==> inputs of v37 <==
==> flow/design.v <==
module b8Xb8_s16( 
  input clk,
  input rst_n, 
  input [7:0] in1_0  ,
  input [7:0] in1_1  ,
  input [7:0] in1_2  ,
  input [7:0] in1_3  ,
  input [7:0] in1_4  ,
  input [7:0] in1_5  ,
  input [7:0] in1_6  ,
  input [7:0] in1_7  ,
  input [7:0] in1_8  ,
  input [7:0] in1_9  ,
  input [7:0] in1_10 ,
  input [7:0] in1_11 ,
  input [7:0] in1_12 ,
  input [7:0] in1_13 ,
  input [7:0] in1_14 ,
  input [7:0] in1_15 ,
  input [7:0] in2_0  ,
  input [7:0] in2_1  ,
  input [7:0] in2_2  ,
  input [7:0] in2_3  ,
  input [7:0] in2_4  ,
  input [7:0] in2_5  ,
  input [7:0] in2_6  ,
  input [7:0] in2_7  ,
  input [7:0] in2_8  ,
  input [7:0] in2_9  ,
  input [7:0] in2_10 ,
  input [7:0] in2_11 ,
  input [7:0] in2_12 ,
  input [7:0] in2_13 ,
  input [7:0] in2_14 ,
  input [7:0] in2_15 ,
  output [11:0] out
  );
  reg [19:0] psum;
  reg [15:0] prod_0  ;
  reg [15:0] prod_1  ;
  reg [15:0] prod_2  ;
  reg [15:0] prod_3  ;
  reg [15:0] prod_4  ;
  reg [15:0] prod_5  ;
  reg [15:0] prod_6  ;
  reg [15:0] prod_7  ;
  reg [15:0] prod_8  ;
  reg [15:0] prod_9  ;
  reg [15:0] prod_10 ;
  reg [15:0] prod_11 ;
  reg [15:0] prod_12 ;
  reg [15:0] prod_13 ;
  reg [15:0] prod_14 ;
  reg [15:0] prod_15 ;
  always @(negedge rst_n or posedge clk) begin
    if (rst_n == 1'b0) begin
      prod_0  <= 16'b0;
      prod_1  <= 16'b0;
      prod_2  <= 16'b0;
      prod_3  <= 16'b0;
      prod_4  <= 16'b0;
      prod_5  <= 16'b0;
      prod_6  <= 16'b0;
      prod_7  <= 16'b0;
      prod_8  <= 16'b0;
      prod_9  <= 16'b0;
      prod_10 <= 16'b0;
      prod_11 <= 16'b0;
      prod_12 <= 16'b0;
      prod_13 <= 16'b0;
      prod_14 <= 16'b0;
      prod_15 <= 16'b0;
      psum <= 20'b0;
    end else begin
      prod_0  <= in1_0  * in2_0  ;
      prod_1  <= in1_1  * in2_1  ;
      prod_2  <= in1_2  * in2_2  ;
      prod_3  <= in1_3  * in2_3  ;
      prod_4  <= in1_4  * in2_4  ;
      prod_5  <= in1_5  * in2_5  ;
      prod_6  <= in1_6  * in2_6  ;
      prod_7  <= in1_7  * in2_7  ;
      prod_8  <= in1_8  * in2_8  ;
      prod_9  <= in1_9  * in2_9  ;
      prod_10 <= in1_10 * in2_10 ;
      prod_11 <= in1_11 * in2_11 ;
      prod_12 <= in1_12 * in2_12 ;
      prod_13 <= in1_13 * in2_13 ;
      prod_14 <= in1_14 * in2_14 ;
      prod_15 <= in1_15 * in2_15 ;
      psum <= prod_0  + prod_1  + prod_2  + prod_3
           + prod_4  + prod_5  + prod_6  + prod_7
           + prod_8  + prod_9  + prod_10 + prod_11
           + prod_12 + prod_13 + prod_14 + prod_15;
    end
  end
  assign out = psum[19:9];
endmodule
==> flow/run.sh <==
#!/bin/bash
# the make line also repeats each setting of config.mk as NAME=value (left out here)
make -C /OpenROAD-flow-scripts/flow DESIGN_CONFIG=/design/flow/config.mk WORK_HOME=/design/flow/orfs CLKGATE_MAP_FILE= finish
==> flow/config.mk <==
export PLATFORM = sky130hd
export DESIGN_NAME = b8Xb8_s16
export DESIGN_NICKNAME = b8Xb8_s16
export VERILOG_FILES = /design/flow/design.v
export SDC_FILE = /design/flow/constraint.sdc
export NUM_CORES = 4
export LEC_CHECK = 0
export CAP_MARGIN = 0
export CORE_MARGIN = 2
export CORE_UTILIZATION = 72
export MAX_ROUTING_LAYER = met4
export PLACE_DENSITY = 0.67
export SETUP_SLACK_MARGIN = -0.36
export SLEW_MARGIN = 20
==> flow/constraint.sdc <==
create_clock -name core_clock -period 4.84 [get_ports {clk}]
set_input_delay 0.9680 -clock core_clock [delete_from_list [all_inputs] [get_ports {clk}]]
set_output_delay 0.9680 -clock core_clock [all_outputs]
set_load 0.01 [all_outputs]
==> v33 (differences from v37) <==
==> flow/config.mk (replaced) <==
export PLATFORM = sky130hd
export DESIGN_NAME = b8Xb8_s16
export DESIGN_NICKNAME = b8Xb8_s16
export VERILOG_FILES = /design/flow/design.v
export SDC_FILE = /design/flow/constraint.sdc
export NUM_CORES = 4
export LEC_CHECK = 0
export ABC_AREA = 0
export CAP_MARGIN = 15
export CELL_PAD_IN_SITES_DETAIL_PLACEMENT = 0
export CELL_PAD_IN_SITES_GLOBAL_PLACEMENT = 0
export CORE_MARGIN = 2
export CORE_UTILIZATION = 64
export GPL_TIMING_DRIVEN = 1
export MAX_ROUTING_LAYER = met5
export SETUP_SLACK_MARGIN = 1.0
export SLEW_MARGIN = 20
==> flow/constraint.sdc (replaced) <==
create_clock -name core_clock -period 5.19 [get_ports {clk}]
set_input_delay 1.0380 -clock core_clock [delete_from_list [all_inputs] [get_ports {clk}]]
set_output_delay 1.0380 -clock core_clock [all_outputs]
set_load 0.01 [all_outputs]
==> v22 (differences from v37) <==
==> flow/config.mk (replaced) <==
export PLATFORM = sky130hd
export DESIGN_NAME = b8Xb8_s16
export DESIGN_NICKNAME = b8Xb8_s16
export VERILOG_FILES = /design/flow/design.v
export SDC_FILE = /design/flow/constraint.sdc
export NUM_CORES = 4
export LEC_CHECK = 0
export CAP_MARGIN = 15
export CORE_MARGIN = 2
export CORE_UTILIZATION = 70
export CTS_CLUSTER_SIZE = 40
export SETUP_SLACK_MARGIN = 1.25
export SLEW_MARGIN = 20
==> flow/constraint.sdc (replaced) <==
create_clock -name core_clock -period 4.38 [get_ports {clk}]
set_input_delay 0.8760 -clock core_clock [delete_from_list [all_inputs] [get_ports {clk}]]
set_output_delay 0.8760 -clock core_clock [all_outputs]
set_load 0.01 [all_outputs]
==> comparison <==
- v22 failed in global routing (5_1_grt) on GRT-0228. v37 completed and failed the layout checks on setup timing. v33 finished but fails on setup timing.
- Between v37 and v33, the lower critical path depth is in v37 (gap 2).
- Synthesized area is the same in v22 and v33.
- Synthesized cell count is the same in v33 and v22.
- In v33 the via count is lower than in v37, by 6.3%.
- Between v33 and v37, the lower sequential share of layout area is in v33 (gap 0.32 points).
==> figures <==
metric	v22	v37	v33
Slack of the worst reg-to-reg path	-	-0.66 ns	-0.11 ns
Class of the most critical setup path	-	reg -> reg	reg -> reg
Logic depth of the worst setup path including buffers	-	16	18
Min Tclk post-route	-	5.50 ns	5.30 ns
Inverter count	-	1113	1113
Final Wtd Congestion	0.936	0.972	0.899
Die Span Y	258 µm	254 µm	270 µm
Finished Cell Area	-	0.0552 mm²	0.0567 mm²
Capture point of the worst path	-	psum[19]	psum[15]
Die width	258 µm	254 µm	270 µm
Die area	0.0666 mm²	0.0647 mm²	0.0727 mm²
Transition at the pin with the smallest max-transition slack	-	0.945 ns	0.808 ns
Outcome	aborted with a tool error	complete, but fails checks	complete, but fails checks
Failing step	global routing (5_1_grt)	-	-
Layout check failures	-	setup timing	setup timing
